==> flow/design.v <==
`timescale 1ns / 1ps
module frequency_divider
    # ( parameter
        freq = 1000
    )
    (
        input  wire clk100MHz,  
        input  wire rst,        
        output reg  clk_div,    
        output wire tick        
    );
    localparam LOOP_COUNTER_AT = 100_000_000 / freq / 2 ;
    reg [clog2(LOOP_COUNTER_AT)-1:0] count;
    always @( posedge(clk100MHz) )
    begin
        if(rst)
        begin : counter_reset
            count   <= 0;
            clk_div <= 1'b0;
        end
        else
        begin : counter_operate
            if (count == (LOOP_COUNTER_AT - 1))
            begin : counter_loop
                count   <= 0;
                clk_div <= ~clk_div;
            end
            else
            begin : counter_increment
                count   <= count + 1;
                clk_div <= clk_div;
            end
        end
    end
    assign tick = (count == (LOOP_COUNTER_AT - 1)) && !clk_div;
    function integer clog2(input integer number);
        begin
            clog2 = 0;
            while (number)
            begin
                clog2  = clog2 + 1;
                number = number >> 1;
            end
        end
    endfunction
endmodule
`timescale 1ns / 1ps
module clock_managment_unit(
    input wire clk,
    input wire rst,
    output wire clk_100MHz,
    output wire clk_40MHz,
    output wire clk_1KHz,
    output wire tick_40MHz,   
    output wire tick_1KHz     
    );
    frequency_divider 
    #(
        .freq(1000000)   
    )    
    my_1K_divider(
        .clk100MHz(clk),
        .rst(rst),
        .clk_div(clk_1KHz),
        .tick(tick_1KHz)
    );
    frequency_divider 
    #(
        .freq(40000000)
    )    
    my_40M_divider(
        .clk100MHz(clk),
        .rst(rst),
        .clk_div(clk_40MHz),
        .tick(tick_40MHz)
    );
     assign clk_100MHz =clk;
endmodule
`timescale 1ns / 1ps
module sensor_handler(
    input wire clk,
    input wire rst,
    input wire [3:0] sensors,
    output reg [10:0] position
    );
reg [10:0] position_nxt;
always @(posedge clk) begin
    if(rst)
        position <= 0;
    else 
        position <= position_nxt;
end
always @(*) begin
    case(sensors)
    4'b1001:    position_nxt = 500;
    4'b0111:    position_nxt = 1000;
    4'b0011:    position_nxt = 750;
    4'b1110:    position_nxt = 1;
    4'b1100:    position_nxt = 250;
    4'b1011:    position_nxt = 625;
    4'b1101:    position_nxt = 375;
    4'b0001:    position_nxt = 666;
    4'b1000:    position_nxt = 333;
    default:    position_nxt = 1023;    
endcase
end
endmodule
`timescale 1ns / 1ps
module pid(
    input wire clk,
    input wire en,   
    input wire rst,
    input wire [10:0] position,
    input wire kp_sw, ki_sw, kd_sw,  
    output reg [10:0] pid_output
    );
reg signed [10:0] error, error_nxt, error_sum, error_sum_nxt, error_dif, error_dif_nxt, error_prev;
reg signed [12:0] p, p_nxt, i, i_nxt, d, d_nxt;
reg signed [10:0] output_loaded_nxt, output_buf, output_buf_nxt;
localparam  
    K_P      = 1,
    K_P_DEN  = 2,
    K_I      = 5,
    K_I_DEN  = 100,
    K_D      = 1,
    K_D_DEN  = 200,
    TIME_DIV = 100;
always @(posedge clk) begin
    if(rst) begin
        error         <= 0;
        error_sum     <= 0;
        error_dif     <= 0;
        error_prev    <= 0;
        p             <= 0;
        i             <= 0;
        d             <= 0;
        output_buf    <= 0;
        pid_output    <= 0;
    end
    else if(en) begin 
        error         <= error_nxt;
        error_sum     <= error_sum_nxt;
        error_dif     <= error_dif_nxt;
        error_prev    <= error;
        p             <= p_nxt;
        i             <= i_nxt;
        d             <= d_nxt;
        output_buf    <= output_buf_nxt;
        pid_output    <= output_loaded_nxt;
    end
end
always @(*) begin
    error_nxt = 500 - position;
    error_sum_nxt = (error == 0) ? 0 : (error_sum + error);
    error_dif_nxt = error - error_prev;
    p_nxt = kp_sw ? (K_P * error)/K_P_DEN : 0;
    i_nxt = ki_sw ? (K_I * error_sum)/(TIME_DIV * K_I_DEN) : 0;
    d_nxt = kd_sw ? (K_D * error_dif * TIME_DIV)/K_D_DEN : 0;
    output_buf_nxt = p + i + d + 500;
    if(output_buf < 0) output_loaded_nxt = 0;
    else if(output_buf > 1000) output_loaded_nxt = 0;
    else output_loaded_nxt = output_buf;
end
endmodule
`timescale 1ns / 1ps
module servo_handler(
    input  wire clk,
    input  wire en,   
    input  wire rst,
    input  wire [10:0] pid_output,
    output reg  [7:0] servo_l,
    output reg  [7:0] servo_r
    );
reg [7:0] servo_l_nxt;
reg [7:0] servo_r_nxt;
reg [3:0] state,state_nxt;
reg [20:0] counter,counter_nxt;
reg [10:0] pid_buf;
localparam        
    idle              = 3'b000,
    turn_left         = 3'b001,
    turn_right        = 3'b010,
    stop              = 3'b111,
    servo_l_on        = 8'd157,
    servo_r_on        = 8'd137,
    servo_off         = 1'd0;
always @(posedge clk) begin
    if(rst) begin
        servo_l <=0;
        servo_r <=0;
        state   <=0;
        counter <=0;
        pid_buf <=0;
    end
    else if(en) begin
        servo_l <= servo_l_nxt;
        servo_r <= servo_r_nxt;
        state   <= state_nxt;
        counter <= counter_nxt;
        pid_buf <= pid_output;
    end
end
always @(*) begin
    servo_l_nxt = 0;
    servo_r_nxt = 0;
    counter_nxt = 0;
    case (state)
        idle: begin 
            counter_nxt=0;          
            if(pid_buf == 239) begin
                state_nxt =stop;
            end
            else if(pid_buf > 500) begin
                state_nxt=turn_left;
            end  
            else if(pid_buf < 500) begin
                state_nxt=turn_right;
            end
            else begin
                state_nxt=idle;
                servo_l_nxt = servo_l_on;
                servo_r_nxt = servo_r_on; 
            end    
        end      
        turn_right: begin
            counter_nxt=counter+1;
            servo_l_nxt = servo_l_on;
            servo_r_nxt =servo_off;
            if(counter >= pid_buf)
                state_nxt=idle;
            else
                state_nxt=turn_right;
        end
        turn_left: begin
            counter_nxt=counter+1;
            servo_l_nxt = servo_off;
            servo_r_nxt =servo_r_on;
            if(pid_buf < 500 || counter >= pid_buf - 500)
                state_nxt=idle;
            else
                state_nxt=turn_left;
        end
        stop: begin
            servo_l_nxt = servo_off;
            servo_r_nxt =servo_off;
            if(pid_buf == 239)
                state_nxt =stop;
            else 
                state_nxt=idle;
        end     
        default: state_nxt=idle;        
    endcase    
end
endmodule
`timescale 1ns / 1ps
module servo_to_PWM(
   input wire clk,
   input wire rst,
   input wire [7:0] servo_L,
   input wire [7:0] servo_R,
   output reg PWM_L,
   output reg PWM_R
   );
reg PWM_L_nxt;
reg PWM_R_nxt;
reg [19:0] counter,counter_nxt;
reg [20:0] servo_l_mul,servo_r_mul;
reg [7:0] servo_L_buf, servo_R_buf;
always@ (posedge clk) begin
   if(rst) begin
      counter <=0;
      PWM_L   <=0;
      PWM_R   <=0;
   end
   else begin
      counter <=counter_nxt;
      PWM_L   <=PWM_L_nxt;
      PWM_R   <=PWM_R_nxt;
   end
end 
always @* begin
   servo_l_mul =servo_L *1000;
   servo_r_mul =servo_R *1000;
   counter_nxt = counter+1;
   if(counter > 1000000) begin
      counter_nxt=0;
   end
   if(counter > servo_l_mul) begin
      PWM_L_nxt=0;
   end
   else begin
      PWM_L_nxt =1;
   end
   if(counter >servo_r_mul) begin
      PWM_R_nxt=0;
   end
   else begin
      PWM_R_nxt =1;
   end
end 
endmodule
`timescale 1ns / 1ps
module main(
    input wire clk,
    input wire rst,
    input wire [3:0] sensor,
    input wire [2:0] sw,
    output wire [1:0] servo
    );
wire [7:0] Servo_R;
wire [7:0] Servo_L;
wire clk_40MHz;
wire clk_1KHz;
wire clk_100MHz;
wire tick_40MHz;
wire tick_1KHz;
wire [10:0] pid_output, position;
servo_handler my_servo (
    .clk(clk_100MHz),
    .en(tick_1KHz),
    .rst(rst),
    .servo_l(Servo_L),
    .servo_r(Servo_R),
    .pid_output(pid_output)
);       
servo_to_PWM my_PWM(
    .clk(clk_100MHz),
    .rst(rst),
    .servo_L(Servo_L),
    .servo_R(Servo_R),
    .PWM_L(servo[0]),
    .PWM_R(servo[1])
);
clock_managment_unit my_clk(
.clk(clk),
.rst(rst),
.clk_100MHz(clk_100MHz),
.clk_40MHz(clk_40MHz),
.clk_1KHz(clk_1KHz),
.tick_40MHz(tick_40MHz),
.tick_1KHz(tick_1KHz)
);
pid my_pid(
    .kp_sw(sw[0]),
    .ki_sw(sw[1]),
    .kd_sw(sw[2]),
    .clk(clk_100MHz),
    .en(tick_40MHz),
    .rst(rst),
    .position(position),
    .pid_output(pid_output)
);
sensor_handler my_sensors(
    .clk(clk_100MHz),
    .rst(rst),
    .sensors(sensor),
    .position(position)
);
endmodule
clock: 10.7 ns
lec_check: 0
cap_margin: 35
core_aspect_ratio: 0.6
core_margin: 2
core_utilization: 18
cts_cluster_diameter: 169
gpl_timing_driven: 0
hold_slack_margin: -0.0
max_routing_layer: met4
place_density_lb_addon: 0.27
setup_slack_margin: 2.74
slew_margin: 35
tns_end_percent: 55
run.sh (not shown) runs the stock make flow with config.mk's settings and CLKGATE_MAP_FILE=.
The first run finished with negative setup slack left.
Change:
CORE_ASPECT_RATIO = 0.8   (was 0.6)
CTS_CLUSTER_DIAMETER = 130   (was 169)
GPL_TIMING_DRIVEN = default   (was 0)
MAX_ROUTING_LAYER = met5   (was met4)
SETUP_SLACK_MARGIN = 3.12   (was 2.74)
SLEW_MARGIN = 20   (was 35)
The new run completed and failed the layout checks on negative setup slack.
Sequential cell count is unchanged.
Hold slack loses 6.7 ps.
Final area grows by 8.6%.
First-iteration DRC count shrinks by 19%.
Setup slack gains 470 ps.
Synthesized cell count is unchanged.
Change:
ABC_AREA = 1   (was default)
CORE_UTILIZATION = 48   (was 18)
CTS_CLUSTER_SIZE = 90   (was default)
SETUP_SLACK_MARGIN = default   (was 3.12)
TNS_END_PERCENT = 5   (was 55)
The new run finished but fails on negative setup slack.
Critical path depth goes up by 35.
Clock-buffer cell count decreases by 1.
Via count stays flat.
Wire length is lower by 19%.
Maximum frequency climbs by 7.6%.
Non-clock buffer count shrinks by 216.
Cell area fell by 16%.
Change:
ABC_AREA = default   (was 1)
CAP_MARGIN = 20   (was 35)
CORE_ASPECT_RATIO = default   (was 0.8)
CORE_UTILIZATION = 61   (was 48)
CTS_CLUSTER_DIAMETER = default   (was 130)
CTS_CLUSTER_SIZE = default   (was 90)
HOLD_SLACK_MARGIN = default   (was -0.0)
MAX_ROUTING_LAYER = default   (was met5)
PLACE_DENSITY_LB_ADDON = default   (was 0.27)
TNS_END_PERCENT = default   (was 5)
clock period = 10.9 ns   (was 10.7 ns; I/O delays follow)
What happened: The changed run completed, yet does not pass: negative setup slack; core utilization went up by 24 points; cell count went down by 9.3%; die size went down by about 19%; hold slack stays flat; worst setup slack got worse by 590 ps; final area went up by about 13%; count of clock-buffer cells in the layout stays the same; via count went up by about 8%; global-route usage went up by 10 points; wire length went up by 22%.
Change:
CORE_UTILIZATION = 40   (was 61)
clock period = 14.0 ns   (was 10.9 ns; I/O delays follow)
Now the flow finished clean.
First-iteration DRC count decreases by 13%.
Wire length decreases by 16%.
Final area decreases by 19%.
Setup slack is better by 1600 ps.
Sequential share of layout area increases by 3.6 points.
Die area increases by 51%.
Global-route usage decreases by 14 points.

Setup of try-sierra:
RTL: the design.v shown in full above, as it stands there.
make LEC_CHECK=0 ABC_AREA=1 CAP_MARGIN=20 CORE_ASPECT_RATIO=1.39 CORE_MARGIN=2 CORE_UTILIZATION=72 CTS_CLUSTER_SIZE=79 HOLD_SLACK_MARGIN=-0.08 PLACE_DENSITY_LB_ADDON=0.01 SETUP_SLACK_MARGIN=2.73 SLEW_MARGIN=20 TNS_END_PERCENT=5 finish   # period 9.47 ns
try-sierra got as far as global routing, where a tool error ended the run.
Changes in try-willow relative to try-sierra:
# try-sierra
export LEC_CHECK = 0
export ABC_AREA = 1
export CAP_MARGIN = 20
export CORE_ASPECT_RATIO = 1.39
export CORE_MARGIN = 2
export CORE_UTILIZATION = 72
export CTS_CLUSTER_SIZE = 79
export HOLD_SLACK_MARGIN = -0.08
export PLACE_DENSITY_LB_ADDON = 0.01
export SETUP_SLACK_MARGIN = 2.73
export SLEW_MARGIN = 20
export TNS_END_PERCENT = 5
create_clock -name core_clock -period 9.47 [get_ports {clk}]
# try-willow
export LEC_CHECK = 0
export ABC_AREA = 1
export CAP_MARGIN = 20
export CORE_MARGIN = 2
export CORE_UTILIZATION = 72
export CTS_CLUSTER_SIZE = 99
export SLEW_MARGIN = 20
create_clock -name core_clock -period 12.7 [get_ports {clk}]
Results
On die size, try-willow and try-sierra are basically level.
Between try-willow and try-sierra, it is try-willow whose vertical die size is lower, by about 15%.
In try-willow, core footprint is lower than in try-sierra.
try-willow: no failed stages, no open violations at the end
For count of cell types in the netlist, try-sierra and try-willow come out practically identical.
Looking at try-willow and try-sierra, the area share of xor/xnor cells in the synthesized design is a wash.
Compared with try-sierra, try-willow shows a lower total number of placement rows.
On count of placed standard cells including taps: between try-willow and try-sierra, it ends up lower for try-willow.
Across both runs, horizontal die dimension was higher for try-willow than for try-sierra.
Last weighted congestion value of the routability-driven placer: try-willow < try-sierra
On try-willow: starting density of the core is 0.44 points higher than what try-sierra gave.
In the metrics for try-willow and try-sierra, the one carrying the lower half-perimeter wire length after detailed placement is try-willow.
> inputs changed (try-willow -> try-raven)
# try-willow
export LEC_CHECK = 0
export ABC_AREA = 1
export CAP_MARGIN = 20
export CORE_MARGIN = 2
export CORE_UTILIZATION = 72
export CTS_CLUSTER_SIZE = 99
export SLEW_MARGIN = 20
create_clock -name core_clock -period 12.7 [get_ports {clk}]
# try-raven
export LEC_CHECK = 0
export ABC_AREA = 1
export CAP_MARGIN = 20
export CORE_MARGIN = 2
export CORE_UTILIZATION = 72
export CTS_CLUSTER_SIZE = 51
export PLACE_DENSITY_LB_ADDON = 0.25
export SLEW_MARGIN = 20
create_clock -name core_clock -period 14.0 [get_ports {clk}]
## What came out
NOTE: reg2reg setup slack in try-raven exceeds that of try-willow. Routed metal-1 wirelength is higher on try-willow. try-raven: full flow OK, the timing, design-rule and antenna checks passed. Final hold slack: try-raven worse than try-willow. In the metrics for try-raven and try-willow, the one carrying the lower detailed-router iteration count before antenna repair is try-willow. Delta (try-raven minus try-willow): critical path depth +about 1.2%, sequential share of layout area +0.54 points, global routing usage on met2 ~0 delta.
[inputs] try-ember vs try-raven
# try-raven
export LEC_CHECK = 0
export ABC_AREA = 1
export CAP_MARGIN = 20
export CORE_MARGIN = 2
export CORE_UTILIZATION = 72
export CTS_CLUSTER_SIZE = 51
export PLACE_DENSITY_LB_ADDON = 0.25
export SLEW_MARGIN = 20
create_clock -name core_clock -period 14.0 [get_ports {clk}]
# try-ember
export LEC_CHECK = 0
export ABC_AREA = 1
export CAP_MARGIN = 40
export CORE_MARGIN = 7
export CORE_UTILIZATION = 61
export CTS_CLUSTER_DIAMETER = 95
export CTS_CLUSTER_SIZE = 73
export GPL_ROUTABILITY_DRIVEN = 0
export PLACE_DENSITY_LB_ADDON = 0.24
export SETUP_SLACK_MARGIN = 0.98
export SLEW_MARGIN = 15
export TNS_END_PERCENT = 70
create_clock -name core_clock -period 14.0 [get_ports {clk}]
==> results <==
- Every run (try-raven and try-ember) finished clean.
- Final cell count (try-ember over try-raven): increase, about 2.5%
- Compared with try-raven, area of the multi-input gates in try-ember increased slightly.
- [try-ember vs try-raven] design area: higher in try-ember
- Between try-raven and try-ember, signed area change from the synthesized netlist to the final layout is lower for try-raven, try-ember comes in above that.
- Per the comparison of try-ember with try-raven, fmax up 5.4%; post-route worst hold slack up 4.0 ps.
The following lists how try-pepper was set up differently from try-ember:
# try-ember
export LEC_CHECK = 0
export ABC_AREA = 1
export CAP_MARGIN = 40
export CORE_MARGIN = 7
export CORE_UTILIZATION = 61
export CTS_CLUSTER_DIAMETER = 95
export CTS_CLUSTER_SIZE = 73
export GPL_ROUTABILITY_DRIVEN = 0
export PLACE_DENSITY_LB_ADDON = 0.24
export SETUP_SLACK_MARGIN = 0.98
export SLEW_MARGIN = 15
export TNS_END_PERCENT = 70
create_clock -name core_clock -period 14.0 [get_ports {clk}]
# try-pepper
export LEC_CHECK = 0
export ABC_AREA = 1
export CAP_MARGIN = 20
export CORE_MARGIN = 7
export CORE_UTILIZATION = 61
export CTS_CLUSTER_DIAMETER = 95
export CTS_CLUSTER_SIZE = 46
export SETUP_SLACK_MARGIN = 2.57
export SLEW_MARGIN = 15
create_clock -name core_clock -period 14.0 [get_ports {clk}]
## What came out
Final area (try-pepper vs. try-ember) increases by more than 10%. Compare try-pepper and try-ember | overall track demand over capacity in global routing lower: try-ember.
